Design arkanoid_audio, start of the top module:
module arkanoid_audio
(
	input                clk_48m,
	input                reset,       
	input          [9:0] sound_raw,   
	input                pause,
	input                vol_boost,
	output signed [15:0] sound
);
reg [8:0] div;
always @(posedge clk_48m) begin
	if(!reset)
		div <= 9'd0;
	else
		div <= div + 9'd1;
end
wire dcrm_cen = !div;
wire signed [15:0] sound_dcrm;
jt49_dcrm2 #(16) dcrm
(
	.clk(clk_48m),
	.cen(dcrm_cen),
	.rst(~reset),
	.din({5'd0, sound_raw}),
	.dout(sound_dcrm)
);
wire signed [15:0] sound_filtered;
arkanoid_lpf lpf
(
	.clk(clk_48m),
	.reset(~reset),
	.in(sound_dcrm),
	.out(sound_filtered)
);
assign sound = pause ? 16'd0 : vol_boost ? (sound_filtered <<< 16'd5) : (sound_filtered <<< 16'd4);
endmodule
Settings: LEC_CHECK=0, CAP_MARGIN=20, CELL_PAD_IN_SITES_DETAIL_PLACEMENT=0, CELL_PAD_IN_SITES_GLOBAL_PLACEMENT=0, CORE_ASPECT_RATIO=0.89, CORE_MARGIN=2, CORE_UTILIZATION=71, CTS_CLUSTER_SIZE=77, GPL_ROUTABILITY_DRIVEN=1, HOLD_SLACK_MARGIN=0.12, MAX_ROUTING_LAYER=met4, MIN_ROUTING_LAYER=met1, PLACE_DENSITY_LB_ADDON=0.07, SLEW_MARGIN=40; clock period 6.35 ns.
run.sh (not shown) runs the stock make flow with config.mk's settings and CLKGATE_MAP_FILE=.
The first run ran to the end with violations: setup timing.
Then changed:
CELL_PAD_IN_SITES_GLOBAL_PLACEMENT = not set   (was 0)
CORE_UTILIZATION = 72   (was 71)
CTS_CLUSTER_SIZE = 22   (was 77)
GPL_ROUTABILITY_DRIVEN = 0   (was 1)
HOLD_SLACK_MARGIN = -0.08   (was 0.12)
PLACE_DENSITY_LB_ADDON = 0.09   (was 0.07)
clock period = 8.89 ns   (was 6.35 ns; I/O delays follow)
The changed run finished with setup timing left.
Final cell count went down by 8.0%.
Clock power came out lower by 32%.
Die area came out lower by 1.4%.
Then changed:
ABC_AREA = 1   (was not set)
CORE_MARGIN = 4   (was 2)
CORE_UTILIZATION = 20   (was 72)
CTS_CLUSTER_DIAMETER = 251   (was not set)
CTS_CLUSTER_SIZE = 55   (was 22)
HOLD_SLACK_MARGIN = 0.12   (was -0.08)
PLACE_DENSITY = 0.94   (was not set)
PLACE_DENSITY_LB_ADDON = not set   (was 0.09)
TNS_END_PERCENT = 50   (was not set)
Result: The changed run produced a layout that fails on setup timing. Combinational power grows by 49%. Wire length rises by 23%. Cell area went up by 11%. Global-route usage goes down by 28 points. Cell count increases by 48%. Sequential power grows by 7.7%.
Then changed:
CELL_PAD_IN_SITES_DETAIL_PLACEMENT = 2   (was 0)
CELL_PAD_IN_SITES_GLOBAL_PLACEMENT = 3   (was not set)
CORE_ASPECT_RATIO = 1.01   (was 0.89)
After rerunning: The new run finished with setup timing left; register-to-register slack got worse by 0.27 ns; count of clock-buffer cells in the layout rises by 2; routed wire length goes up by about 50%; total power grows by about 2.5%; area after synthesis stays the same.

---

arkanoid_audio again, from the RTL that the note above started with.
clock: 9.3 ns
lec_check: 0
cap_margin: 20
core_margin: 2
core_utilization: 71
cts_cluster_diameter: 29
setup_slack_margin: 2.61
slew_margin: 20
The starting point finished with negative setup slack left.
Change:
Settings changed: CORE_UTILIZATION 71 to 69, CTS_CLUSTER_DIAMETER 29 to default, SETUP_SLACK_MARGIN 2.61 to default.
Clock period 9.3 ns to 12.3 ns, I/O delays scaled along.
With this change the flow finished clean. Total power is lower by 32%. Cell area is lower by 8.7%. Area after synthesis does not change. Global-route usage is lower by 2.9 points. Count of clock-buffer cells in the layout is higher by 1. Hold slack barely changes. Synthesized cell count does not change. Die area is higher by 2.8%. Sequential power is lower by 24%.

---

arkanoid_audio again, from the RTL that the note above started with.
Settings: LEC_CHECK=0, CAP_MARGIN=20, CORE_MARGIN=2, CORE_UTILIZATION=71, CTS_CLUSTER_DIAMETER=28, CTS_CLUSTER_SIZE=39, MAX_ROUTING_LAYER=met4, SETUP_SLACK_MARGIN=2.8, SLEW_MARGIN=20; clock period 9.35 ns.
The first run completed and failed the layout checks on setup timing.
Rerun with:
Settings changed: CORE_UTILIZATION 71 to 45, CTS_CLUSTER_DIAMETER 28 to unset, CTS_CLUSTER_SIZE 39 to unset, MAX_ROUTING_LAYER met4 to unset, SETUP_SLACK_MARGIN 2.8 to unset.
Clock period 9.35 ns to 10.3 ns, I/O delays scaled along.
Effect:
- Now the flow completed with no timing, DRC or antenna violations
- power drops by about a fifth
- worst setup slack gets better by 0.59 ns
- wire length went down by roughly a tenth
- clock power shrinks by a little under a tenth
- final area decreases by a little under a tenth
- core utilization came out lower by 35 points
- die area is higher by well over a third
- worst hold slack loses 0.0044 ns
- non-clock buffer count fell by 121
Rerun with:
Settings changed: CORE_UTILIZATION 45 to 40.
Clock period 10.3 ns to 20.0 ns, I/O delays scaled along.
- final area is about the same
- sequential power went down by 48%
- non-clock buffer count is lower by 7
- global-route usage went down by 2.2 points
- power went down by 49%
- fmax fell by 2.5%
- setup slack improves by 9.4 ns
- clock power drops by 51%
- routed wire length rises by 1.9%
- clock skew barely changes
- hold slack improves by 0.0064 ns
No activity file was given, so power comes from the tool's default toggle rates.
